==> run A <==
==> flow/design.v <==
module CPU(clk, rst, memoryData, memoryAddress, dataOut, readSignal, writeSignal, AC);
input clk;
input rst;  
input [15:0] memoryData;
reg [3:0] state;
reg [5:0] PC;
reg [10:0] MAR;
reg signed [15:0] MBR;
reg [3:0] opcode;
reg M;
reg [15:0] IR;
reg zeroFlag, overflowFlag, carryFlag, negativeFlag;
output reg readSignal;
output reg writeSignal;
output reg signed [15:0] AC;
output reg [15:0] dataOut; 
output reg [10:0] memoryAddress;
reg signed [15:0] result;
parameter Load = 4'd1, Store = 4'd2, Add = 4'd3, Sub = 4'd4, Mul = 4'd5, Div = 4'd6 , Branch = 4'd7, BRZ = 4'd8;
always @ (posedge clk) begin
	if (rst) begin
	PC <= 0;
	state = 0;
	AC <= 0;
	dataOut <= 0;
	memoryAddress <= 0;
	zeroFlag = 0;
	overflowFlag = 0;
	carryFlag = 0;
	negativeFlag = 0;
	readSignal = 1;
	writeSignal = 0;
	end
	else
	case (state)
		0: begin  
			MAR <= PC;
			state = 1;
		end
		1: begin  
			writeSignal = 0;
			readSignal = 1;
			memoryAddress <= MAR;
			PC <= PC + 1;
			state = 2;
		end
		2:state = 3;  
		3: begin
			MBR <= memoryData;
			state = 4;
		end
		4: begin
			IR <= MBR;
			state = 5;
		end
		5: begin  
			opcode <= IR[15:12];
			M <= IR[11];
			MAR <= IR[10:0];
			state = 6;
		end
		6: begin
				if (opcode == Branch) begin  
					PC <= MAR; 
					state = 0;
				end
				else if (opcode == BRZ) begin  
					if(zeroFlag == 1 && M == 1) begin
						PC <= MAR;
						state = 0;
					end
					else begin
						state = 0;
					end
				end
				else begin
					state = 7;
				end
		end
		7: begin
			if (opcode == Store) begin
				memoryAddress <= MAR;
			end
			state = 8;
		end
		8: begin
			if (opcode == Store) begin  
				writeSignal = 1;
				readSignal = 0;
				dataOut <= AC;
				state = 0;
			end
			else begin
				state = 9;
			end
		end
		9: begin
			writeSignal = 0;
			readSignal = 1;
			if(M == 1) begin
				memoryAddress <= MAR;
			end
			state = 10;
			end
		10: begin
			state = 11;
		end
		11: begin
			if (M == 1) begin
				MBR <= memoryData;
			end
			else if (M == 0) begin
				MBR <= $signed(IR[10:0]);
			end
			state = 12;
		end
		12: begin  
			if (opcode == Load) begin  
				AC <= MBR;
				state = 0;
			end
			else if (opcode != Add && opcode != Sub && opcode != Mul && opcode != Div) begin  
				state = 0;
			end
			else begin
				case(opcode)
				Add :  
					begin
					{carryFlag, result} = AC + MBR;
					zeroFlag = (result==0)? 1:0;
					if(AC[15]==MBR[15]) begin
					  if(MBR[15]==result[15])begin
					  overflowFlag = 0;
					  end
					  else begin
					  overflowFlag = 1;
					  end
					end
					else begin
					overflowFlag = 0;
					end						
					negativeFlag =(result[15]==1)? 1:0;	
					end
				Sub :  
					begin
					{carryFlag, result} = AC - MBR;
					zeroFlag = (result==0)? 1:0;
					if(AC[15]==MBR[15]) begin
					  if(MBR[15]==result[15])begin
					  overflowFlag = 0;
					  end
					  else begin
					  overflowFlag = 1;
					  end
					end
					else begin
					overflowFlag = 0;
					end
					negativeFlag =(result[15]==1)? 1:0;
					end
				Mul :  
					begin
					result = AC * MBR;
					zeroFlag = (result==0)? 1:0;
					if(result > 16'h0FFF || result < 16'hF000) begin
					overflowFlag = 1;
					end
					else begin
						overflowFlag = 0;
					end
					negativeFlag =(result[15]==1)? 1:0;
					end	
				Div :  
					begin
					if (MBR == 0) result = 0;  
					else result = AC / MBR;
					zeroFlag = (result==0)? 1:0;
					negativeFlag =(result[15]==1)? 1:0;
					end						
			endcase  
			AC <= result;
			state = 0;
			end
		end
	endcase
end
endmodule
==> flow/run.sh <==
#!/bin/bash
# the make line also repeats each setting of config.mk as NAME=value (left out here)
make -C /OpenROAD-flow-scripts/flow DESIGN_CONFIG=/design/flow/config.mk WORK_HOME=/design/flow/orfs CLKGATE_MAP_FILE= finish
==> flow/config.mk <==
export PLATFORM = sky130hd
export DESIGN_NAME = CPU
export DESIGN_NICKNAME = CPU
export VERILOG_FILES = /design/flow/design.v
export SDC_FILE = /design/flow/constraint.sdc
export NUM_CORES = 4
export LEC_CHECK = 0
export ABC_AREA = 1
export CAP_MARGIN = 20
export CORE_MARGIN = 2
export CORE_UTILIZATION = 65
export CTS_CLUSTER_SIZE = 72
export PLACE_DENSITY = 0.6
export SETUP_SLACK_MARGIN = 2.51
export SLEW_MARGIN = 20
==> flow/constraint.sdc <==
create_clock -name core_clock -period 28.8 [get_ports {clk}]
set_input_delay 5.7600 -clock core_clock [delete_from_list [all_inputs] [get_ports {clk}]]
set_output_delay 5.7600 -clock core_clock [all_outputs]
set_load 0.01 [all_outputs]
==> run Z: changes against run A <==
==> flow/config.mk (replaced) <==
export PLATFORM = sky130hd
export DESIGN_NAME = CPU
export DESIGN_NICKNAME = CPU
export VERILOG_FILES = /design/flow/design.v
export SDC_FILE = /design/flow/constraint.sdc
export NUM_CORES = 4
export LEC_CHECK = 0
export CAP_MARGIN = 20
export CORE_ASPECT_RATIO = 0.72
export CORE_MARGIN = 2
export CORE_UTILIZATION = 72
export CTS_CLUSTER_DIAMETER = 152
export CTS_CLUSTER_SIZE = 10
export PLACE_DENSITY = 0.6
export SETUP_SLACK_MARGIN = 2.54
export SLEW_MARGIN = 20
==> flow/constraint.sdc (replaced) <==
create_clock -name core_clock -period 8.53 [get_ports {clk}]
set_input_delay 1.7060 -clock core_clock [delete_from_list [all_inputs] [get_ports {clk}]]
set_output_delay 1.7060 -clock core_clock [all_outputs]
set_load 0.01 [all_outputs]
==> run P: changes against run A <==
==> flow/config.mk (replaced) <==
export PLATFORM = sky130hd
export DESIGN_NAME = CPU
export DESIGN_NICKNAME = CPU
export VERILOG_FILES = /design/flow/design.v
export SDC_FILE = /design/flow/constraint.sdc
export NUM_CORES = 4
export LEC_CHECK = 0
export CAP_MARGIN = 20
export CORE_ASPECT_RATIO = 0.97
export CORE_MARGIN = 2
export CORE_UTILIZATION = 40
export GPL_TIMING_DRIVEN = 0
export PLACE_DENSITY = 0.6
export SLEW_MARGIN = 20
==> flow/constraint.sdc (replaced) <==
create_clock -name core_clock -period 42.0 [get_ports {clk}]
set_input_delay 8.4000 -clock core_clock [delete_from_list [all_inputs] [get_ports {clk}]]
set_output_delay 8.4000 -clock core_clock [all_outputs]
set_load 0.01 [all_outputs]
==> run F: changes against run A <==
==> flow/config.mk (replaced) <==
export PLATFORM = sky130hd
export DESIGN_NAME = CPU
export DESIGN_NICKNAME = CPU
export VERILOG_FILES = /design/flow/design.v
export SDC_FILE = /design/flow/constraint.sdc
export NUM_CORES = 4
export LEC_CHECK = 0
export CAP_MARGIN = 20
export CORE_MARGIN = 2
export CORE_UTILIZATION = 72
export CTS_CLUSTER_DIAMETER = 347
export CTS_CLUSTER_SIZE = 32
export PLACE_DENSITY = 0.6
export SLEW_MARGIN = 20
==> notes <==
Cell count: run F is lower than run P (about 6%).
Non-clock buffer count: run F is higher than run P (119).
Of run F and run P, run F has the higher first-iteration DRC count (gap about 110%, measured against run P).
Run F completed and failed the layout checks on negative setup slack. Run Z aborted during clock tree synthesis (4_1_cts) (DPL-0038). Run P ran to the end with no violations. Run A failed in global routing (5_1_grt).
In run P the wire length is lower than in run F, by 14%.
In run P the utilization is lower than in run F, by 44 points.
Against run A, the synthesized cell count of run F is lower by about 17%.
In run F the die size is smaller than in run A, by 8.8%.
Of run F and run P, run F has the higher combinational power (gap about 75%, measured against run P).
Worst hold slack: run P is higher than run F (0.0024 ns).
==> figures <==
|  | run P | run Z | run F | run A |
|---|---|---|---|---|
| Status | finished clean | stopped before the end | failed layout checks | stopped before the end |
| Stage where the flow stopped | - | clock tree synthesis (4_1_cts) | - | global routing (5_1_grt) |
| Violated checks | - | - | negative setup slack | - |
| Final ANT Viol Nets | 0 | - | 0 | - |
| Placed cell area | 20800 sq um | 24500 sq um | 21100 sq um | 20300 sq um |
| Stage-log warning count | 42 | - | 45 | - |
| Overall power after layout | 304 uW | - | 449 uW | - |
| Fill cell count | 4641 | - | 1244 | - |
| Final Max Slew Viols | 0 | - | 0 | - |
| Proportion of synthesized area in mux cells | 0.0457 | 0.0457 | 0.0457 | 0 |
| Ratio of layout area to synthesized area | 1.118x | - | 1.213x | - |
| Flop count | 129 | - | 129 | - |
| Ant. Diodes | 1 | - | 1 | - |
| Fin Clk Skew | 0.0159 ns | - | 0.0189 ns | - |
| Tally of unique sky130hd cells used after synthesis | 102 | 102 | 102 | 63 |
| Clock Sinks | 129 | - | 129 | 129 |
| Top sig layer | met5 | - | met5 | - |
| Critical-path maximum fanout | 17 | - | 14 | - |
| Clock root cell | sky130_fd_sc_hd__clkbuf_16 | - | sky130_fd_sc_hd__clkbuf_16 | sky130_fd_sc_hd__clkbuf_16 |
| Crit path from | MBR[0]$_DFFE_PP_ | - | MBR[0]$_DFFE_PP_ | - |
| Transition time at the pin with the least slew margin | 1.13 ns | - | 1.09 ns | - |
| Total number of vias | 18491 | - | 21843 | - |
No activity file was given, so power comes from the tool's default toggle rates.
